== v21 ==
Design cordic_dds, start of the top module:
module cordic_dds # (
   parameter DW = 16,                
   parameter PIPE_DEPTH = 14,        
   parameter limP = 16'h4dba         
)
( 
   sin_o, cos_o, err_o,
   clk, phase_i
);
For scale: roughly 4900 cells after synthesis, ~68 I/O pins.
clock: 5.0 ns
lec_check: 0
abc_area: 0
cap_margin: 20
cell_pad_in_sites_global_placement: 3
core_aspect_ratio: 1.11
core_margin: 8
core_utilization: 39
cts_cluster_diameter: 131
gpl_timing_driven: 0
max_routing_layer: met4
setup_slack_margin: 0.58
slew_margin: 20
tns_end_percent: 75
run.sh (not shown) runs the stock make flow with config.mk's settings and CLKGATE_MAP_FILE=.
v21 finished every step from synthesis to the final layout, and the layout passed the timing, design-rule and antenna checks.
Inputs modified between v21 and v46:
Settings: swapping 0 for 1 in ABC_AREA; clearing GPL_TIMING_DRIVEN, which used to be 0; clearing TNS_END_PERCENT, which used to be 75; clearing CORE_ASPECT_RATIO, which used to be 1.11; swapping 131 for 209 in CTS_CLUSTER_DIAMETER; swapping 8 for 2 in CORE_MARGIN; clearing SETUP_SLACK_MARGIN, which used to be 0.58; clearing CELL_PAD_IN_SITES_GLOBAL_PLACEMENT, which used to be 3; swapping 39 for 72 in CORE_UTILIZATION; putting CTS_CLUSTER_SIZE at 34 where nothing was set; clearing MAX_ROUTING_LAYER, which used to be met4; swapping 5.0 for 2.31 in the clock period (ns, I/O delays scaled along).
[summary]
Stage in which a tool error killed v46: global routing. The number of cell instances after yosys synthesis number comes out higher for v46 vs v21. On maximum level of the CTS H-tree: between v21 and v46, it ends up lower for v46. Taking v21 over v46, the average footprint of a synthesized cell ratio works out to 1.3.
Input changes introduced in v32 (baseline for comparison: v46):
Settings: CTS_CLUSTER_DIAMETER no longer set, was 209; CORE_UTILIZATION now 40, was 72; CTS_CLUSTER_SIZE no longer set, was 34; ABC_AREA no longer set, was 1; the clock period (ns, I/O delays scaled along) now 2.67, was 2.31.
==> comparison <==
v32 vs v46 on total clock buffers created by CTS: v32 is the higher one.
Cmp v32 vs v46: synthesized-area fraction occupied by and/or/nand/nor cells lower in v32
Die span in x: v32 and v46 compared, higher one is v32
v32 -> v46: fraction of synthesis flops using an asynchronous set or reset pin delta 0, exact match
As of v32, area inside the core boundary had risen by more than half compared to v46.
v32 vs v46 — post-synth net total dropped about 32%.
In v32, post-synthesis share of cell area spent on xor and xnor gates is higher than in v46.
Of v32 and v46, the higher placement-stage cell area belongs to v46.
Reported for v32 and v46, maximum count of clock buffers along a single path turned out identical to the last digit.
Area after synthesis | v32 below v46
v32 finished all stages; however, its layout fails the closing checks, the failures being negative setup slack.
On gate count after technology mapping: between v32 and v46, it ends up higher for v46.
Changes in v14 relative to v32:
Settings: ABC_AREA newly set to 1; CELL_PAD_IN_SITES_GLOBAL_PLACEMENT newly set to 1; the clock period (ns, I/O delays scaled along) changed from 2.67 to 5.0.
==> results <==
- Looking at the reports, v14 completed the entire flow and the layout it produced met the timing, design-rule and antenna checks.
- Post-cts repair resize count came out lower on v14 than on v32.
- Comparing v32 and v14, the lower via count normalized by instance count is on v14.
- v14 against v32; global placement routability congestion is up slightly.
- Max path depth of the worst reg2reg path across v32 and v14: v32
- Cell depth of the worst setup path was lower in v14 than in v32.
- v14 vs v32, standard cell with the maximum stage delay on the critical path: sky130_fd_sc_hd__clkinv_1 vs sky130_fd_sc_hd__or4_4
- [compare] base=v32 new=v14: utilization of the core after routing decreased 13 points; data arrival time of the critical path increased 0.22 ns; post-route worst setup slack increased 2.12 ns; placeable core region increased 17%; cell area decreased 8.5%.

The RTL this note starts from:
==> flow/design.v <==
module cordic_dds # (
   parameter DW = 16,                
   parameter PIPE_DEPTH = 14,        
   parameter limP = 16'h4dba         
)
( 
   sin_o, cos_o, err_o,
   clk, phase_i
);
   input             clk;
   input [DW-1:0]    phase_i;        
   output [DW:0]     sin_o, cos_o;   
   output [DW:0]     err_o;          
   reg [DW:0] cos_r, sin_o_r;
   reg [DW:0] x[PIPE_DEPTH:0];
   reg [DW:0] y[PIPE_DEPTH:0];
   reg [DW:0] z[PIPE_DEPTH:0];
   reg [1:0] quadrant [PIPE_DEPTH:0];
   wire [DW:0] atan_rom[PIPE_DEPTH:0];
   assign atan_rom[0] = 8189;
   assign atan_rom[1] = 4834;
   assign atan_rom[2] = 2554;
   assign atan_rom[3] = 1296;
   assign atan_rom[4] = 650;
   assign atan_rom[5] = 325;
   assign atan_rom[6] = 162;
   assign atan_rom[7] = 81;
   assign atan_rom[8] = 40;
   assign atan_rom[9] = 20;
   assign atan_rom[10] = 10;
   assign atan_rom[11] = 5;
   assign atan_rom[12] = 2;
   assign atan_rom[13] = 1;
   assign atan_rom[14] = 0;
   always @ (posedge clk) begin  
      x[0] <= {1'b0, limP};
      y[0] <= 0;
      z[0] <= {3'b0, phase_i[DW-1-2:0]};  
   end
   always @ (posedge clk) begin  
      x[1] <= x[0] - y[0];
      y[1] <= x[0] + y[0];
      z[1] <= z[0] - atan_rom[0];  
   end
   generate
      genvar k;
      for(k=1; k<PIPE_DEPTH; k=k+1) begin
         always @ (posedge clk) begin
            if (z[k][DW]) begin  
               x[k+1] <= x[k] + {{k{y[k][DW]}},y[k][DW:k]};  
               y[k+1] <= y[k] - {{k{x[k][DW]}},x[k][DW:k]};  
               z[k+1] <= z[k] + atan_rom[k];
            end else begin
               x[k+1] <= x[k] - {{k{y[k][DW]}},y[k][DW:k]};
               y[k+1] <= y[k] + {{k{x[k][DW]}},x[k][DW:k]};
               z[k+1] <= z[k] - atan_rom[k];
            end
         end
      end
   endgenerate
   always @ (posedge clk) begin
      quadrant[0] <= phase_i[DW-1:DW-2];
   end
   generate
      genvar j;
      for(j=0; j<PIPE_DEPTH; j=j+1) begin
         always @ (posedge clk) begin
            quadrant[j+1] <= quadrant[j];
         end
      end
   endgenerate
   always @ (posedge clk)
      case(quadrant[PIPE_DEPTH])
         2'b00: begin
            cos_r <= x[PIPE_DEPTH];  
            sin_o_r <= y[PIPE_DEPTH];  
         end
         2'b01: begin
            cos_r <= ~(y[PIPE_DEPTH]) + 1'b1;  
            sin_o_r <= x[PIPE_DEPTH];  
         end
         2'b10: begin
            cos_r <= ~(x[PIPE_DEPTH]) + 1'b1;  
            sin_o_r <= ~(y[PIPE_DEPTH]) + 1'b1;  
         end
         2'b11: begin
            cos_r <= y[PIPE_DEPTH];  
            sin_o_r <= ~(x[PIPE_DEPTH]) + 1'b1;  
         end
      endcase
   assign cos_o = cos_r;
   assign sin_o = sin_o_r;
   assign err_o = z[PIPE_DEPTH];
endmodule
Settings: LEC_CHECK=0, ABC_AREA=1, CAP_MARGIN=35, CELL_PAD_IN_SITES_GLOBAL_PLACEMENT=1, CORE_ASPECT_RATIO=1.11, CORE_MARGIN=3, CORE_UTILIZATION=40, GPL_ROUTABILITY_DRIVEN=0, GPL_TIMING_DRIVEN=0, HOLD_SLACK_MARGIN=0.22, MAX_ROUTING_LAYER=met4, MIN_ROUTING_LAYER=met2, PLACE_DENSITY_LB_ADDON=0.21, SETUP_SLACK_MARGIN=0.53, SLEW_MARGIN=30; clock period 3.65 ns.
==> next run, changes <==
ABC_AREA = default   (was 1)
CAP_MARGIN = 20   (was 35)
CELL_PAD_IN_SITES_GLOBAL_PLACEMENT = default   (was 1)
CORE_ASPECT_RATIO = default   (was 1.11)
CORE_MARGIN = 2   (was 3)
CORE_UTILIZATION = 61   (was 40)
GPL_ROUTABILITY_DRIVEN = default   (was 0)
GPL_TIMING_DRIVEN = default   (was 0)
HOLD_SLACK_MARGIN = default   (was 0.22)
MAX_ROUTING_LAYER = default   (was met4)
MIN_ROUTING_LAYER = default   (was met2)
PLACE_DENSITY_LB_ADDON = default   (was 0.21)
SETUP_SLACK_MARGIN = 0.98   (was 0.53)
SLEW_MARGIN = 20   (was 30)
clock period = 3.69 ns   (was 3.65 ns; I/O delays follow)
Outcome: The new run completed without violations; register-to-register slack gets worse by 0.29 ns; worst setup slack gets worse by 0.29 ns.
==> next run, changes <==
ABC_AREA = 1   (was default)
CAP_MARGIN = 5   (was 20)
CORE_UTILIZATION = 72   (was 61)
CTS_CLUSTER_DIAMETER = 226   (was default)
CTS_CLUSTER_SIZE = 37   (was default)
SETUP_SLACK_MARGIN = default   (was 0.98)
clock period = 2.26 ns   (was 3.69 ns; I/O delays follow)
Result:
- With this change the flow failed in global routing with GRT-0232
- die size drops slightly
- area after synthesis climbs by about a fifth
- synthesized cell count climbs by well over a third
==> next run, changes <==
ABC_AREA = default   (was 1)
CAP_MARGIN = 20   (was 5)
CORE_UTILIZATION = 65   (was 72)
CTS_CLUSTER_DIAMETER = 31   (was 226)
CTS_CLUSTER_SIZE = default   (was 37)
MAX_ROUTING_LAYER = met4   (was default)
SETUP_SLACK_MARGIN = 0.77   (was default)
clock period = 2.94 ns   (was 2.26 ns; I/O delays follow)
Outcome: Now the flow produced a layout that fails on setup timing. Die size went down by 5.5%. Area after synthesis went down by 15%. Synthesized cell count went down by 35%.
==> next run, changes <==
ABC_AREA = 1   (was default)
CORE_UTILIZATION = 72   (was 65)
CTS_CLUSTER_DIAMETER = default   (was 31)
CTS_CLUSTER_SIZE = 37   (was default)
MAX_ROUTING_LAYER = default   (was met4)
PLACE_DENSITY_LB_ADDON = 0.04   (was default)
SETUP_SLACK_MARGIN = 0.65   (was 0.77)
clock period = 2.23 ns   (was 2.94 ns; I/O delays follow)
The new run never finished: it broke off in global routing with DPL-0038. Die area grows by about 6%. Synthesized cell count is higher by about 54%. Area after synthesis rose by about 17%.

RTL: the design.v shown in full above, as it stands there.
Settings: LEC_CHECK=0, ABC_AREA=1, CAP_MARGIN=10, CORE_MARGIN=2, CORE_UTILIZATION=71, CTS_CLUSTER_DIAMETER=256, PLACE_DENSITY_LB_ADDON=0.2, SETUP_SLACK_MARGIN=0.75, SLEW_MARGIN=20; clock period 2.69 ns.
The starting point aborted during global routing (5_1_grt) (GRT-0116).
Rerun with:
CAP_MARGIN = 20   (was 10)
CORE_UTILIZATION = 72   (was 71)
CTS_CLUSTER_DIAMETER = not set   (was 256)
CTS_CLUSTER_SIZE = 37   (was not set)
PLACE_DENSITY_LB_ADDON = not set   (was 0.2)
SETUP_SLACK_MARGIN = not set   (was 0.75)
clock period = 2.74 ns   (was 2.69 ns; I/O delays follow)
After rerunning: The new run completed without violations. Synthesized cell count does not change. Synthesized area stays the same. Die area goes down slightly.
Rerun with:
CTS_CLUSTER_DIAMETER = 232   (was not set)
CTS_CLUSTER_SIZE = 14   (was 37)
GPL_ROUTABILITY_DRIVEN = 1   (was not set)
GPL_TIMING_DRIVEN = 1   (was not set)
SETUP_SLACK_MARGIN = -0.12   (was not set)
TNS_END_PERCENT = 65   (was not set)
clock period = 2.22 ns   (was 2.74 ns; I/O delays follow)
What happened: The new run ended with an error in global routing (5_1_grt) (GRT-0232). Die size stays the same. Area after synthesis is unchanged. Synthesized cell count does not change.
Rerun with:
ABC_AREA = not set   (was 1)
CORE_UTILIZATION = 62   (was 72)
CTS_CLUSTER_DIAMETER = not set   (was 232)
CTS_CLUSTER_SIZE = not set   (was 14)
GPL_ROUTABILITY_DRIVEN = not set   (was 1)
GPL_TIMING_DRIVEN = not set   (was 1)
SETUP_SLACK_MARGIN = not set   (was -0.12)
TNS_END_PERCENT = not set   (was 65)
clock period = 4.0 ns   (was 2.22 ns; I/O delays follow)
After rerunning: With this change the flow finished with timing, DRC and antenna clean. Synthesized area came out lower by 15%. Die size drops by 1.0%. Synthesized cell count decreases by 35%.
